Setup of run A:
Design RISC, start of the top module:
module RISC (destinoWrWB,escribir,PCsrc,result,PCoutMEM,NReset,clk,alu_outMEM,WriteDataInMEM,datoMemOut,InstruccionIn,PCinIF,MemWriteInMEM);
==> flow/config.mk <==
export PLATFORM = sky130hd
export DESIGN_NAME = RISC
export DESIGN_NICKNAME = RISC
export VERILOG_FILES = /design/flow/design.v
export SDC_FILE = /design/flow/constraint.sdc
export NUM_CORES = 4
export LEC_CHECK = 0
export CAP_MARGIN = 20
export CORE_MARGIN = 2
export CORE_UTILIZATION = 56
export SLEW_MARGIN = 20
==> flow/constraint.sdc <==
create_clock -name core_clock -period 3.82 [get_ports {clk}]
set_input_delay 0.7640 -clock core_clock [delete_from_list [all_inputs] [get_ports {clk}]]
set_output_delay 0.7640 -clock core_clock [all_outputs]
set_load 0.01 [all_outputs]
run.sh (not shown) runs the stock make flow with config.mk's settings and CLKGATE_MAP_FILE=.
In run A the implementation completed, yet the final layout does not meet the checks, the culprit being negative setup slack.
[inputs] run B vs run A
Settings: changing CORE_UTILIZATION from 56 to 40; changing the clock period (ns, I/O delays scaled along) from 3.82 to 8.0.
--- outcome ---
Every stage of the flow completed for run B, and the final layout passed the timing, design-rule and antenna checks. Diff run A -> run B | clock power | decrease of 50%. Summary of run B over run A: finished layout cell area down 0.0036 mm^2, endpoint arrival time on the critical path up 1.26 ns. Delta (run B minus run A): critical path data required time went up by 4.19 ns; final setup TNS went up by 7.71 ns; count of clock-net buffers in the final layout went down by 5; number of cell rows went up by about 20%. Run A → run B: post-placement setup slack has increased; sequential share of layout area has increased.
Modified inputs, run C compared to run B
Settings: putting ABC_AREA at 1 where nothing was set; putting HOLD_SLACK_MARGIN at -0.08 where nothing was set; putting GPL_ROUTABILITY_DRIVEN at 0 where nothing was set; putting CTS_CLUSTER_DIAMETER at 47 where nothing was set; putting TNS_END_PERCENT at 20 where nothing was set; swapping 20 for 10 in CAP_MARGIN; putting SETUP_SLACK_MARGIN at 0.25 where nothing was set; putting CORE_ASPECT_RATIO at 1.11 where nothing was set; putting CELL_PAD_IN_SITES_GLOBAL_PLACEMENT at 2 where nothing was set; putting CELL_PAD_IN_SITES_DETAIL_PLACEMENT at 2 where nothing was set; swapping 2 for 3 in CORE_MARGIN.
==> results <==
Against run B, post-detailed-routing wire length in run C rose by more than half. In run C the length in cells of the worst reg-to-reg path turned out about 43% higher than in run B. Comparing run C and run B, number of buffers and inverters on the critical path is higher on run C. For the relative contribution of the clock network to total power, run C came in 6.0 points higher than run B did. Between run C and run B, the minimum clock period after layout is higher for run B. Summary of run C over run B: number of signal-net buffers in the layout moved down, final cell count increased by 2802 relative to the old numbers.
[inputs] run D vs run C
Settings: a deleted CELL_PAD_IN_SITES_GLOBAL_PLACEMENT that had been 2; an added MIN_ROUTING_LAYER of met2; an added PLACE_DENSITY_LB_ADDON of 0.16; a change of CORE_UTILIZATION from 40 to 16; a deleted CORE_ASPECT_RATIO that had been 1.11; a change of CAP_MARGIN from 10 to 20; a deleted CTS_CLUSTER_DIAMETER that had been 47; a change of SLEW_MARGIN from 20 to 30; a deleted ABC_AREA that had been 1; a deleted HOLD_SLACK_MARGIN that had been -0.08; a change of CORE_MARGIN from 3 to 2; a change of TNS_END_PERCENT from 20 to 15; a deleted SETUP_SLACK_MARGIN that had been 0.25.
--- outcome ---
Run D against run C: clock network fraction of design power lost 4.1 points, portion of the clock cycle consumed by the worst path in the final layout now larger, total of plain and repair buffers excluding clock buffers higher. Run C -> run D: number of standard cells in the final layout excluding fillers increased by a few percent. Between run D and run C, the share of synthesized cell area in full adder, half adder and majority cells is lower for run C. Against run C, total power in run D came out worse. For run C, the slowest library cell on the worst path was inv_2, unlike run D, where it was dfrtp_4. Looking at routing layer with the top usage in global route, the met3 result is from run D; the met2 one comes from run C. Run C has lower detailed-routed wire length on met3 than run D. Cmp run D and run C / worst setup slack / higher: run C. [diff] largest voltage drop on the vdd net, run D relative to run C: improvement. Run D vs run C, number of global-route vias before repair went up by 8688. Shortest period the worst path allows up 1.27 ns in run D wrt run C.
Power figures rest on the tool's default switching activity, not on a simulated workload.
